== P ==
==> flow/design.v (excerpt) <==
module RNG(
    input               CLK,
    input               RST,
    input               RND_IN,
    output reg [7:0]    OUT,
    output reg          WE,
    input               FULL
);
==> flow/config.mk <==
export PLATFORM = sky130hd
export DESIGN_NAME = RNG
export DESIGN_NICKNAME = RNG
export VERILOG_FILES = /design/flow/design.v
export SDC_FILE = /design/flow/constraint.sdc
export NUM_CORES = 4
export LEC_CHECK = 0
export CAP_MARGIN = 20
export CORE_MARGIN = 2
export CORE_UTILIZATION = 70
export SLEW_MARGIN = 20
==> flow/constraint.sdc <==
create_clock -name core_clock -period 2.07 [get_ports {CLK}]
set_input_delay 0.4140 -clock core_clock [delete_from_list [all_inputs] [get_ports {CLK}]]
set_output_delay 0.4140 -clock core_clock [all_outputs]
set_load 0.01 [all_outputs]
run.sh (not shown) runs the stock make flow with config.mk's settings and CLKGATE_MAP_FILE=.
The flow for P finished, though final verification flagged negative setup slack.
[inputs] Q vs P
- PLACE_DENSITY newly set to 0.6
- CORE_UTILIZATION changed from 70 to 40
- the clock period (ns, I/O delays scaled along) changed from 2.07 to 3.64
[summary]
Run comparison: Q origin of the worst setup path i_cnt[0]$_SDFFE_PN0P_; P origin of the worst setup path i_cnt[10]$_SDFFE_PN0P_. Max register-to-register slack across Q and P: Q. Q against P: global routing usage on met2 fell 26 points; final weighted congestion in routability-driven placement fell 0.055; area of all placed cells without fillers fell about 6%; combinational power share fell 0.3 points. Looking at via count across both flows, Q is the stronger of the two, with P trailing. Q reached the final stage; the timing, design-rule and antenna checks on its layout passed. Higher growth of design area from synthesis to finish among Q and P: P. Q reports a higher fraction of power consumed by the clock network than P does. On final critical delay including setup and external delays, the higher figure sits with Q, not P. Between Q and P, total length of routed met2 wires is higher for P, Q comes in under that.
Edits applied to the flow inputs when going from Q to R:
- an added SETUP_SLACK_MARGIN of 1.05
[summary]
- For Q, the startpoint of the most critical setup path was i_cnt[0]$_SDFFE_PN0P_, unlike R, where it was i_cnt[1]$_SDFFE_PN0P_.
- The sequential share of layout area in R was lower than what Q gave.
- On weighted congestion at the end of routability-driven global placement: between R and Q, it ends up higher for Q.
- Global-route track usage on met1 on R is down relative to Q.
- On routed wire length, Q beats R.

* * *

## red
RNG again, from the RTL that the note above started with.
Settings: LEC_CHECK=0, CAP_MARGIN=20, CORE_MARGIN=2, CORE_UTILIZATION=72, CTS_CLUSTER_SIZE=42, SLEW_MARGIN=20; clock period 3.8 ns.
Modified inputs, blue compared to red
Settings: swapping 72 for 70 in CORE_UTILIZATION; clearing CTS_CLUSTER_SIZE, which used to be 42; swapping 3.8 for 2.1 in the clock period (ns, I/O delays scaled along).
Results
Ran to the end and failed final checks on setup timing: blue. Against red, blue comes in 80% higher on total power. The final reports for blue and red show number of clock buffers in the layout lower in the former. The fraction of power spent switching nets of blue and that of red are within noise of each other. In the flow results for red and blue, the routed wire length is larger on blue. Compared with red, blue has less setup slack. Side by side, total number of tap cells turned out higher in blue than in red.
The following lists how green was set up differently from blue:
Settings: setting PLACE_DENSITY to 0.6 for the first time; changing CORE_UTILIZATION from 70 to 9; changing the clock period (ns, I/O delays scaled along) from 2.1 to 5.61.
[summary]
blue finished all stages; however, its layout fails the closing checks, the failures being setup timing. green: done, clean on timing, DRC and antenna. Measured against each other, blue and green differ in final cell count, the higher figure coming from green. Relative to blue, the critical path's largest stage delay of green is higher by 0.44 ns. The global-route met1 utilization in green sits 41 points below the value recorded for blue. Die size: green exceeds blue. Side by side, logic area turned out lower in green than in blue. The final design area excluding fillers in blue is 0.946 times that in green. green vs. blue: final critical-path required period went up by 1.31 ns. Looking only at sequential-cell power consumption, and setting everything else aside, the lower value of blue and green goes to green. When green is set beside blue, its clock power turns out to be about 60% smaller.

* * *

Starting RTL as in the previous note.
clock: 2.07 ns
lec_check: 0
cap_margin: 20
core_margin: 2
core_utilization: 72
place_density: 0.36
setup_slack_margin: 0.61
slew_margin: 20
The first run completed, yet does not pass: negative setup slack.
Edit:
--- a/flow/config.mk
+++ b/flow/config.mk
@@ -10,4 +10,6 @@
 export CORE_UTILIZATION = 72
+export CTS_CLUSTER_DIAMETER = 396
+export CTS_CLUSTER_SIZE = 15
 export PLACE_DENSITY = 0.36
-export SETUP_SLACK_MARGIN = 0.61
-export SLEW_MARGIN = 20
+export SETUP_SLACK_MARGIN = -0.19
+export SLEW_MARGIN = 40
Outcome: The new run produced a layout that fails on negative setup slack. Register-to-register slack is better by 0.04 ns. Clock power drops by 27%. Core utilization drops by 1.6 points. Combinational power stays flat. Synthesized cell count is unchanged.

* * *

Setup of job 6540:
Starting RTL as in the previous note.
Settings: LEC_CHECK=0, CAP_MARGIN=20, CELL_PAD_IN_SITES_GLOBAL_PLACEMENT=1, CORE_MARGIN=7, CORE_UTILIZATION=40, CTS_CLUSTER_DIAMETER=69, GPL_ROUTABILITY_DRIVEN=1, HOLD_SLACK_MARGIN=0.26, SLEW_MARGIN=20; clock period 3.12 ns.
### job 6540 -> job 9700
# job 6540
export LEC_CHECK = 0
export CAP_MARGIN = 20
export CELL_PAD_IN_SITES_GLOBAL_PLACEMENT = 1
export CORE_MARGIN = 7
export CORE_UTILIZATION = 40
export CTS_CLUSTER_DIAMETER = 69
export GPL_ROUTABILITY_DRIVEN = 1
export HOLD_SLACK_MARGIN = 0.26
export SLEW_MARGIN = 20
create_clock -name core_clock -period 3.12 [get_ports {CLK}]
# job 9700
export LEC_CHECK = 0
export CAP_MARGIN = 20
export CORE_MARGIN = 2
export CORE_UTILIZATION = 60
export PLACE_DENSITY = 0.6
export SLEW_MARGIN = 20
create_clock -name core_clock -period 3.64 [get_ports {CLK}]
- From job 6540 to job 9700 the numbers moved as follows: buffer count excluding the clock tree in the final layout went down; maximum clock frequency went down; weighted congestion reported at the end of routability-driven placement went up.
- Taking job 6540 as the reference, in job 9700 count of hold-fix buffers inserted at cts moved down, total number of H-tree levels level.
--- input diff job 9700..job 9605 ---
# job 9700
export LEC_CHECK = 0
export CAP_MARGIN = 20
export CORE_MARGIN = 2
export CORE_UTILIZATION = 60
export PLACE_DENSITY = 0.6
export SLEW_MARGIN = 20
create_clock -name core_clock -period 3.64 [get_ports {CLK}]
# job 9605
export LEC_CHECK = 0
export CAP_MARGIN = 20
export CORE_MARGIN = 2
export CORE_UTILIZATION = 40
export PLACE_DENSITY = 0.6
export SLEW_MARGIN = 20
create_clock -name core_clock -period 5.0 [get_ports {CLK}]
[summary]
Relative to job 9700, the overall power measured on job 9605 has decreased by more than a quarter.
Job 9605: clock latency reported for the late side of the worst-skew pair higher than job 9700
Against job 9700, job 9605 comes in 0.30 ns higher on clock period minus final worst setup slack.
Diff job 9605..job 9700 | flip-flop and latch area | unchanged
When job 9605 is measured against job 9700, its first-pass iteration count of the detailed router turns out 1 higher.
Area reported by Yosys stat: job 9700 vs job 9605 identical
After detailed routing, job 9700 needs less wire than job 9605.
The final reports for job 9605 and job 9700 show actual slew at the worst max-slew pin higher in the former.
Between job 9605 and job 9700, the setup slack is higher for job 9605.
Highest ir drop seen on vdd (job 9605 / job 9700): 0.61
For job 9605, the endpoint of the most critical setup path was l7_1[51], unlike job 9700, where it was l7_1[53].
Job 9605 vs job 9700 — critical path required time rose 1.35 ns.
### job 9605 -> job 4055
# job 9605
export LEC_CHECK = 0
export CAP_MARGIN = 20
export CORE_MARGIN = 2
export CORE_UTILIZATION = 40
export PLACE_DENSITY = 0.6
export SLEW_MARGIN = 20
create_clock -name core_clock -period 5.0 [get_ports {CLK}]
# job 4055
export LEC_CHECK = 0
export CAP_MARGIN = 15
export CORE_MARGIN = 2
export CORE_UTILIZATION = 72
export CTS_CLUSTER_DIAMETER = 94
export PLACE_DENSITY = 0.6
export SLEW_MARGIN = 20
create_clock -name core_clock -period 2.02 [get_ports {CLK}]
Notes after the runs:
In job 4055, the switching part of the total power came out 0.34 points below the value in job 9605. Compared job 4055 vs job 9605, and layout net count is up in job 4055. Job 4055 gives more part of the power in combinational logic than job 9605 did. Row cell count of the worst hold path: job 4055 higher / job 9605 lower. Changes observed in job 4055 relative to job 9605: final cell count down 514, critical path buffer and inverter count up 4, detailed-route wire length on metal 1 dropped 13%. Job 4055 finished every stage; the final checks, however, were not passed, the failures being negative setup slack.

* * *

Setup of v35:
RNG again, from the RTL that the note above started with.
clock: 2.16 ns
lec_check: 0
cap_margin: 10
core_margin: 2
core_utilization: 40
place_density: 0.6
slew_margin: 20
In v35 the implementation ran to completion but is not tape-out ready, as the final checks report setup timing.
Input changes introduced in v6 (baseline for comparison: v35):
- setting CTS_CLUSTER_DIAMETER to 353 for the first time
- changing CAP_MARGIN from 10 to 15
- changing CORE_UTILIZATION from 40 to 72
- changing the clock period (ns, I/O delays scaled along) from 2.16 to 2.02
Results
To summarise v6: no stage aborted, but the layout did not pass its checks, failing on setup timing.
When v6 is measured against v35, its longest individual stage delay on the worst path turns out 110 ps higher.
Sort v6 and v35 by worst hold slack desc -> top: v35
met4 as the uppermost metal layer occupied by signal nets was reported by v35, and met5 by v6.
Compare v6 and v35 | share of the core filled with cells lower: v35
v35 ended up with l4_0[53]$_DFFE_PP_ as its critical path capture point; v6 ended up with l4_0[49]$_DFFE_PP_.
Compared with v35, in v6 clock latency on the worst-skew pair barely changed; detailed-route wire length on metal 1 dropped about 14%; post-route cell area dropped about 0.9%.
v35 → v6: part of the power in combinational logic flat; count of inserted tapcells down 44%; total via count in the routed design up 6.9%.
Changes in v19 relative to v6:
- swapping 353 for 372 in CTS_CLUSTER_DIAMETER
- putting ABC_AREA at 1 where nothing was set
- putting SETUP_SLACK_MARGIN at 0.42 where nothing was set
- putting CTS_CLUSTER_SIZE at 10 where nothing was set
- swapping 15 for 40 in CAP_MARGIN
- From the logs: v19 reached the end of the flow and failed the layout checks with setup timing.
- v19: post-layout total power 1.3 mW above v6
- Relative to v6, the cell area measured on v19 has decreased slightly.
- Changes observed in v19 relative to v6: final setup slack of the worst path has increased, area of the placeable core has increased.
- Relative to v6, the clock-buffer cell count measured on v19 has increased by more than 10%.
- Instance count on the critical path (lower): v6
- Leakage power, v6 and v19: larger value in v6
- v19 vs v6, initial cell density of the core went down by 0.48 points.
- On v19: number of cells traversed by the worst register-to-register path is 4 higher than what v6 gave.
- In v19, net count of the finished layout is higher than in v6.
- v19 packs its core more loosely than v6.
The following lists how v55 was set up differently from v19:
- a deleted ABC_AREA that had been 1
- a change of CAP_MARGIN from 40 to 20
- a deleted SETUP_SLACK_MARGIN that had been 0.42
- a change of CORE_UTILIZATION from 72 to 66
- a deleted CTS_CLUSTER_DIAMETER that had been 372
- a deleted CTS_CLUSTER_SIZE that had been 10
==> results <==
The lower number of buffers inserted during clock tree synthesis of v55 and v19 is in v55.
Run comparison: v19 uppermost layer routed met5; v55 uppermost layer routed met4
For v19, the end point of the critical path was l5_0[36]$_DFFE_PP_, unlike v55, where it was l6_0[30]$_DFFE_PP_.
Comparing v55 with v19, the required time of the worst setup path came out essentially unchanged.
[compare] base=v19 new=v55: synthesis area per yosys lost 0.38%; number of nets at floorplan lost 3.8%.
v55: flow complete, layout not clean; failing: setup timing
Although it ran to completion, v19 produced a layout that fails the final checks because of setup timing.
Power figures rest on the tool's default switching activity, not on a simulated workload.
